==> trial 41 <==
==> flow/design.v <==
module ALU_STAGE (
  input clock_in,
  input [31:0] a_in,
  input [31:0] b_in,
  input [3:0] uop_in,
  output [31:0] result_out
);
reg [31:0] a_q;
reg [31:0] b_q;
reg [3:0] uop_q;
reg [31:0] result_q;
wire [31:0] alu_result;
ALU #(.DATA_WIDTH(32)) alu0 (
  .a_data_in(a_q),
  .b_data_in(b_q),
  .uop_in(uop_q),
  .result_out(alu_result)
);
always @(posedge clock_in) begin
  a_q <= a_in;
  b_q <= b_in;
  uop_q <= uop_in;
  result_q <= alu_result;
end
assign result_out = result_q;
endmodule

module ALU
  #(parameter DATA_WIDTH = 32)(
    input [DATA_WIDTH-1:0]  a_data_in,  
    input [DATA_WIDTH-1:0]  b_data_in,  
    input [3:0]             uop_in,
    output reg [DATA_WIDTH-1:0] result_out
);
always@(*) begin
  case(uop_in)
    4'b0000: result_out = a_data_in + b_data_in;
    4'b0001: result_out = a_data_in - b_data_in;
    4'b0010: result_out = a_data_in|b_data_in;
    4'b0011: result_out = a_data_in&b_data_in;
    4'b0100: result_out = a_data_in^b_data_in;
    4'b1000: result_out = a_data_in;
    4'b1001: result_out = b_data_in;
    4'b1010: result_out = ($signed(a_data_in)<$signed(b_data_in))?32'd1:32'd0;
    4'b1011: result_out = (a_data_in<b_data_in)?32'd1:32'd0;
    4'b1101: result_out = $signed(a_data_in) >>> b_data_in[4:0];
    4'b1110: result_out = a_data_in >> b_data_in[4:0];
    4'b1111: result_out = a_data_in << b_data_in[4:0];
    default: result_out = 32'h00000000;
  endcase
end
endmodule
==> flow/run.sh <==
#!/bin/bash
# the make line also repeats each setting of config.mk as NAME=value (left out here)
make -C /OpenROAD-flow-scripts/flow DESIGN_CONFIG=/design/flow/config.mk WORK_HOME=/design/flow/orfs CLKGATE_MAP_FILE= finish
==> flow/config.mk <==
export PLATFORM = sky130hd
export DESIGN_NAME = ALU_STAGE
export DESIGN_NICKNAME = ALU_STAGE
export VERILOG_FILES = /design/flow/design.v
export SDC_FILE = /design/flow/constraint.sdc
export NUM_CORES = 4
export LEC_CHECK = 0
export ABC_AREA = 1
export CAP_MARGIN = 40
export CORE_ASPECT_RATIO = 0.7
export CORE_MARGIN = 2
export CORE_UTILIZATION = 72
export CTS_CLUSTER_DIAMETER = 374
export CTS_CLUSTER_SIZE = 100
export PLACE_DENSITY_LB_ADDON = 0.0
export SLEW_MARGIN = 20
==> flow/constraint.sdc <==
create_clock -name core_clock -period 2.68 [get_ports {clock_in}]
set_input_delay 0.5360 -clock core_clock [delete_from_list [all_inputs] [get_ports {clock_in}]]
set_output_delay 0.5360 -clock core_clock [all_outputs]
set_load 0.01 [all_outputs]
==> inputs of build 58, as changes to trial 41 <==
- ABC_AREA: 1 -> 0
- CAP_MARGIN: 40 -> 35
- CELL_PAD_IN_SITES_DETAIL_PLACEMENT: not set -> 2
- CORE_ASPECT_RATIO: 0.7 -> not set
- CORE_MARGIN: 2 -> 10
- CORE_UTILIZATION: 72 -> 44
- CTS_CLUSTER_DIAMETER: 374 -> not set
- CTS_CLUSTER_SIZE: 100 -> 86
- MIN_ROUTING_LAYER: not set -> met1
- PLACE_DENSITY_LB_ADDON: 0.0 -> not set
- TNS_END_PERCENT: not set -> 45
==> flow/constraint.sdc (replaced) <==
create_clock -name core_clock -period 2.14 [get_ports {clock_in}]
set_input_delay 0.4280 -clock core_clock [delete_from_list [all_inputs] [get_ports {clock_in}]]
set_output_delay 0.4280 -clock core_clock [all_outputs]
set_load 0.01 [all_outputs]
==> inputs of build 91, as changes to trial 41 <==
- ABC_AREA: 1 -> 0
- CAP_MARGIN: 40 -> 35
- CORE_ASPECT_RATIO: 0.7 -> not set
- CORE_UTILIZATION: 72 -> 61
- CTS_CLUSTER_DIAMETER: 374 -> not set
- CTS_CLUSTER_SIZE: 100 -> not set
- HOLD_SLACK_MARGIN: not set -> 0.29
- MIN_ROUTING_LAYER: not set -> met1
- PLACE_DENSITY_LB_ADDON: 0.0 -> not set
- SETUP_SLACK_MARGIN: not set -> -0.13
- TNS_END_PERCENT: not set -> 45
==> flow/constraint.sdc (replaced) <==
create_clock -name core_clock -period 2.14 [get_ports {clock_in}]
set_input_delay 0.4280 -clock core_clock [delete_from_list [all_inputs] [get_ports {clock_in}]]
set_output_delay 0.4280 -clock core_clock [all_outputs]
set_load 0.01 [all_outputs]
==> inputs of build 34, as changes to trial 41 <==
- ABC_AREA: 1 -> not set
- CAP_MARGIN: 40 -> 10
- CELL_PAD_IN_SITES_GLOBAL_PLACEMENT: not set -> 3
- CORE_ASPECT_RATIO: 0.7 -> not set
- CORE_MARGIN: 2 -> 7
- CORE_UTILIZATION: 72 -> 40
- CTS_CLUSTER_DIAMETER: 374 -> not set
- CTS_CLUSTER_SIZE: 100 -> 58
- MIN_ROUTING_LAYER: not set -> met2
- PLACE_DENSITY_LB_ADDON: 0.0 -> not set
- SETUP_SLACK_MARGIN: not set -> -0.2
- TNS_END_PERCENT: not set -> 75
==> flow/constraint.sdc (replaced) <==
create_clock -name core_clock -period 5.5 [get_ports {clock_in}]
set_input_delay 1.1000 -clock core_clock [delete_from_list [all_inputs] [get_ports {clock_in}]]
set_output_delay 1.1000 -clock core_clock [all_outputs]
set_load 0.01 [all_outputs]
==> impl_metrics.ini <==
; implementation run metrics
[outcome]
haltStage = clock tree synthesis
run_status = aborted with a tool error
firstError = [ERROR DPL-0033] detailed placement checks failed during check placement.

[synth]
ys_sh_xor_pct = 0.324
logic_family = AND-OR/OR-AND gates
synth_area_sq_um = 10800
synth_seq_share_pct = 18.5

[placed_design]
dp_hpwl_um = 36600
post_dp_cell_area_sq_um = 15200

[die]
die_y_um = 137
# the run above: build 91

==> impl_metrics.ini <==
; flow metrics
[synth]
ys_sh_xor_pct = 0.208
synth_seq_share_pct = 15.8
synth_area_sq_um = 12700
logic_family = simple AND/OR/NAND/NOR gates
yosysTopAreaCellShare_pct = 24.9
synthTopCellsByArea = nand2_1 (25%), dfxtp_1 (16%), nand3_1 (16%)

[placed_design]
post_dp_cell_area_sq_um = 13900
dp_hpwl_um = 42200

[outcome]
violations = negative setup slack
run_status = complete, but fails checks

[die]
core-area_sq_um = 17200
die_y_um = 115

[critical_path]
cpPeakStageDelay_ps = 500
setup.worst_path.end = result_q[11]$_DFF_P_

[pwr]
switching_share_pct = 43.3

[sta]
fin_ws_ps = -54.3
setup_violations = 4
# the run above: trial 41

==> impl_metrics.ini <==
; implementation run metrics
[outcome]
run_status = aborted with a tool error
haltStage = detailed placement
firstError = [ERROR DPL-0033] detailed placement checks failed during check placement.

[die]
die_y_um = 177
chipArea_sq_um = 31300

[synth]
synth_dominant_cell_count = nor2_1
synth_seq_share_pct = 18.5
compound_area_share_pct = 30.2
logic_family = AND-OR/OR-AND gates
ys_sh_mux_pct = 13.7
ys_ff = 100
synth_area_sq_um = 10800
ys_sh_xor_pct = 0.324
yosys_area_sq_um = 10800

[placed_design]
port_buffers = 100
# the run above: build 58

==> impl_metrics.ini <==
; flow metrics
[synth]
synth_seq_share_pct = 18.5
synth_area_sq_um = 10800
logic_family = AND-OR/OR-AND gates
ys_sh_xor_pct = 0.324
ys_sh_mux_pct = 13.7
ys_cells = 1425

[detailed_routing]
dr.max_layer_used = met5

[die]
die_y_um = 178
die_width_um = 178
fp_util_pct = 40.5

[critical_path]
path_depth = 12

[placed_design]
post_dp_cell_area_sq_um = 12100
gp_congestion = 1.05

[outcome]
run_status = finished clean

[final_layout]
comb-cell-share_pct = 65.1

[pwr]
p_comb_share_pct = 39.8
power.group.top = combinational cells

[clocking]
htreeDepth = 3
# the run above: build 34

